==> v33: inputs <==
==> flow/design.v <==
`timescale 1ns / 1ps
module decoder(
    input [1:0] in,
    output reg [3:0] out
    );
    always @(*) begin
        case(in)
            2'b00: out = 4'b1000;
            2'b01: out = 4'b0100;
            2'b10: out = 4'b0010;
            2'b11: out = 4'b0001;
        endcase
    end
endmodule
`timescale 1ns / 1ps
module ARITHMATIC_UNIT #(parameter width = 16)(
    input [width - 1:0] A,
    input [width - 1:0] B,
    input [1:0] ALU_FUN,
    input clk,rst,
    input Arith_Enable,
    output reg [width - 1:0] Arith_OUT,
    output reg Carry_OUT,
    output reg Arith_Flag
    );
    always@(posedge clk or negedge rst) begin
        if (!rst) begin
            Arith_OUT <= 0;
            Arith_Flag <= 0;
            Carry_OUT <= 0;        
        end
        else if (Arith_Enable) begin
            Arith_OUT <= 0;
            Carry_OUT <= 0;
            Arith_Flag <= 1;
            case (ALU_FUN)
                2'b00:
                begin
                    {Carry_OUT,Arith_OUT} <= A+B;
                end
                2'b01:
                begin
                    {Carry_OUT,Arith_OUT} <= A-B;
                end
                2'b10:
                begin
                    {Carry_OUT,Arith_OUT} <= A*B;
                end                
                2'b11:
                begin
                    {Carry_OUT,Arith_OUT} <= (B == 0) ? {1'b0, {width{1'b1}}} : A/B;
                end                
            endcase
        end
        else begin
            Arith_OUT <= 0;
            Arith_Flag <= 0;
            Carry_OUT <= 0;            
        end
    end
endmodule
`timescale 1ns / 1ps
module Logic_Unit #(parameter width = 16)(
    input [width - 1:0] A,
    input [width - 1:0] B,
    input [1:0] ALU_FUN,
    input clk,rst,
    input Logic_Enable,
    output reg [width - 1:0] Logic_OUT,
    output reg Logic_Flag
    );
 always@(posedge clk or negedge rst) begin
        if (!rst) begin
            Logic_OUT <= 0;
            Logic_Flag <= 0;
        end
        else if (Logic_Enable) begin
            Logic_OUT <= 0;
            Logic_Flag <= 1;
            case (ALU_FUN)
                2'b00:
                begin
                    Logic_OUT <= A&B;
                end
                2'b01:
                begin
                    Logic_OUT <= A|B;
                end
                2'b10:
                begin
                    Logic_OUT <= ~(A&B);
                end                
                2'b11:
                begin
                    Logic_OUT <= ~(A|B);
                end                
            endcase
        end
        else begin
            Logic_OUT <= 0;
            Logic_Flag <= 0;
        end
    end
endmodule
`timescale 1ns / 1ps
module CMP_Unit #(parameter width = 16)(
    input [width - 1:0] A,
    input [width - 1:0] B,
    input [1:0] ALU_FUN,
    input clk,rst,
    input CMP_Enable,
    output reg [width - 1:0] CMP_OUT,
    output reg CMP_Flag
    );
always@(posedge clk or negedge rst) begin
        if (!rst) begin
            CMP_OUT <= 0;
            CMP_Flag <= 0;
        end
        else if (CMP_Enable) begin
            CMP_OUT <= 0;
            CMP_Flag <= 1;
            case (ALU_FUN)
                2'b00:
                begin
                    CMP_OUT <= 0;
                end
                2'b01:
                begin
                    CMP_OUT <= (A==B);
                end
                2'b10:
                begin
                    CMP_OUT <= (A>B)? 2:0;
                end                
                2'b11:
                begin
                    CMP_OUT <= (A<B)? 3:0;
                end                
            endcase
        end
        else begin
            CMP_OUT <= 0;
            CMP_Flag <= 0;
        end
    end
endmodule
`timescale 1ns / 1ps
module Shift_Unit #(parameter width = 16)(
    input [width - 1:0] A,
    input [width - 1:0] B,
    input [1:0] ALU_FUN,
    input clk,rst,
    input Shift_Enable,
    output reg [width - 1:0] Shift_OUT,
    output reg Shift_Flag
    );
always@(posedge clk or negedge rst) begin
        if (!rst) begin
            Shift_OUT <= 0;
            Shift_Flag <= 0;
        end
        else if (Shift_Enable) begin
            Shift_OUT <= 0;
            Shift_Flag <= 1;
            case (ALU_FUN)
                2'b00:
                begin
                    Shift_OUT <= A>>1;
                end
                2'b01:
                begin
                    Shift_OUT <= A<<1;
                end
                2'b10:
                begin
                    Shift_OUT <= B>>1;
                end                
                2'b11:
                begin
                    Shift_OUT <= B<<1;
                end                
            endcase
        end
        else begin
            Shift_OUT <= 0;
            Shift_Flag <= 0;
        end
    end
endmodule
`timescale 1ns / 1ps
module ALU_TOP #(parameter width = 16)(
    input [width - 1:0] A,
    input [width - 1:0] B,
    input [3:0] ALU_FUN,
    input clk,rst,
    output  [width - 1:0] Arith_OUT,
    output  Carry_OUT,
    output  Arith_Flag,
    output  [width - 1:0] Logic_OUT,
    output  Logic_Flag,
    output  [width - 1:0] CMP_OUT,
    output  CMP_Flag,
    output  [width - 1:0] Shift_OUT,
    output  Shift_Flag
    );
wire [3:0] enables;
decoder d0 (ALU_FUN[3:2],enables);
ARITHMATIC_UNIT #(width) d1 (A,B,ALU_FUN[1:0],clk,rst,enables[3],Arith_OUT,Carry_OUT,Arith_Flag);
Logic_Unit #(width) d2 (A,B,ALU_FUN[1:0],clk,rst,enables[2],Logic_OUT,Logic_Flag);
CMP_Unit #(width) d3 (A,B,ALU_FUN[1:0],clk,rst,enables[1],CMP_OUT,CMP_Flag);
Shift_Unit #(width) d4 (A,B,ALU_FUN[1:0],clk,rst,enables[0],Shift_OUT,Shift_Flag);
endmodule
==> flow/run.sh <==
#!/bin/bash
# the make line also repeats each setting of config.mk as NAME=value (left out here)
make -C /OpenROAD-flow-scripts/flow DESIGN_CONFIG=/design/flow/config.mk WORK_HOME=/design/flow/orfs CLKGATE_MAP_FILE= finish
==> flow/config.mk <==
export PLATFORM = sky130hd
export DESIGN_NAME = ALU_TOP
export DESIGN_NICKNAME = ALU_TOP
export VERILOG_FILES = /design/flow/design.v
export SDC_FILE = /design/flow/constraint.sdc
export NUM_CORES = 4
export LEC_CHECK = 0
export ABC_AREA = 1
export CAP_MARGIN = 20
export CORE_MARGIN = 2
export CORE_UTILIZATION = 71
export CTS_CLUSTER_DIAMETER = 357
export PLACE_DENSITY = 0.36
export SETUP_SLACK_MARGIN = 1.75
export SLEW_MARGIN = 20
==> flow/constraint.sdc <==
create_clock -name core_clock -period 12.0 [get_ports {clk}]
set_input_delay 2.4000 -clock core_clock [delete_from_list [all_inputs] [get_ports {clk}]]
set_output_delay 2.4000 -clock core_clock [all_outputs]
set_load 0.01 [all_outputs]
==> v4: changes against v33 <==
Settings changed: ABC_AREA 1 to unset, CORE_UTILIZATION 71 to 20, CTS_CLUSTER_DIAMETER 357 to unset, PLACE_DENSITY 0.36 to unset, SETUP_SLACK_MARGIN 1.75 to unset.
==> flow/constraint.sdc (replaced) <==
create_clock -name core_clock -period 32.5 [get_ports {clk}]
set_input_delay 6.5000 -clock core_clock [delete_from_list [all_inputs] [get_ports {clk}]]
set_output_delay 6.5000 -clock core_clock [all_outputs]
set_load 0.01 [all_outputs]
==> v9: changes against v33 <==
Settings changed: ABC_AREA 1 to unset, CORE_UTILIZATION 71 to 61, CTS_CLUSTER_DIAMETER 357 to unset, PLACE_DENSITY 0.36 to unset, SETUP_SLACK_MARGIN 1.75 to 4.88.
==> flow/constraint.sdc (replaced) <==
create_clock -name core_clock -period 18.1 [get_ports {clk}]
set_input_delay 3.6200 -clock core_clock [delete_from_list [all_inputs] [get_ports {clk}]]
set_output_delay 3.6200 -clock core_clock [all_outputs]
set_load 0.01 [all_outputs]
==> v29: changes against v33 <==
Settings changed: ABC_AREA 1 to unset, CORE_UTILIZATION 71 to 58, CTS_CLUSTER_DIAMETER 357 to unset, PLACE_DENSITY 0.36 to unset, SETUP_SLACK_MARGIN 1.75 to unset.
==> flow/constraint.sdc (replaced) <==
create_clock -name core_clock -period 27.2 [get_ports {clk}]
set_input_delay 5.4400 -clock core_clock [delete_from_list [all_inputs] [get_ports {clk}]]
set_output_delay 5.4400 -clock core_clock [all_outputs]
set_load 0.01 [all_outputs]
==> impl_metrics.py <==
# Synthesis and PnR figures
metrics = {
    "logic_synthesis": {
        "synth_cell_types": 94,
        "synthMostInstantiatedCell": "ha_1",
        "top_cell_area_share_pct": 19.2,
    },
    "place": {
        "placed_cell_area_um2": 19800,
        "hpwl_um": 49400,
    },
    "die": {
        "rows": 104,
    },
    "status": {
        "status": "complete, no violations",
    },
}
[end of results for v4]
==> impl_metrics.py <==
# Metrics from the implementation run
metrics = {
    "status": {
        "status": "stopped before the end",
        "stop_stage": "clock tree synthesis (4_1_cts)",
        "toolErrorMsg": "[ERROR DPL-0038] Utilization greater than 100%, impossible to legalize",
    },
    "logic_synthesis": {
        "synthMostInstantiatedCell": "nand2_1",
        "synth_cell_types": 65,
        "top_cell_area_share_pct": 19.3,
    },
    "die": {
        "rows": 55,
    },
    "place": {
        "hpwl_um": 50900,
        "placed_cell_area_um2": 20900,
    },
}
[end of results for v33]
==> impl_metrics.py <==
# Synthesis and PnR figures
metrics = {
    "die": {
        "rows": 61,
    },
    "place": {
        "hpwl_um": 51000,
    },
    "timing": {
        "setup_viol": 3,
        "setup_ws_ns": -3.59,
    },
    "status": {
        "status": "finished with violations",
        "so.violations": "setup timing",
    },
    "cells_and_area": {
        "n_fill_cell": 1509,
        "utilization_pct": 87.0,
    },
    "cts": {
        "postCtsSetupBuffers": 85,
    },
    "logic_synthesis": {
        "synth_cell_types": 94,
    },
}
[end of results for v29]
==> impl_metrics.py <==
# Metrics from the implementation run
metrics = {
    "status": {
        "status": "stopped before the end",
        "stop_stage": "global routing (5_1_grt)",
        "toolErrorMsg": "[ERROR GRT-0232] Routing congestion too high. Check the congestion heatmap in the GUI.",
    },
    "logic_synthesis": {
        "top_cell_area_share_pct": 19.2,
        "synthMostInstantiatedCell": "ha_1",
        "synth_cell_types": 94,
    },
    "die": {
        "rows": 59,
    },
    "grt": {
        "gr-usage-all-layers_pct": 90.1,
    },
    "place": {
        "placed_cell_area_um2": 21900,
    },
}
[end of results for v9]
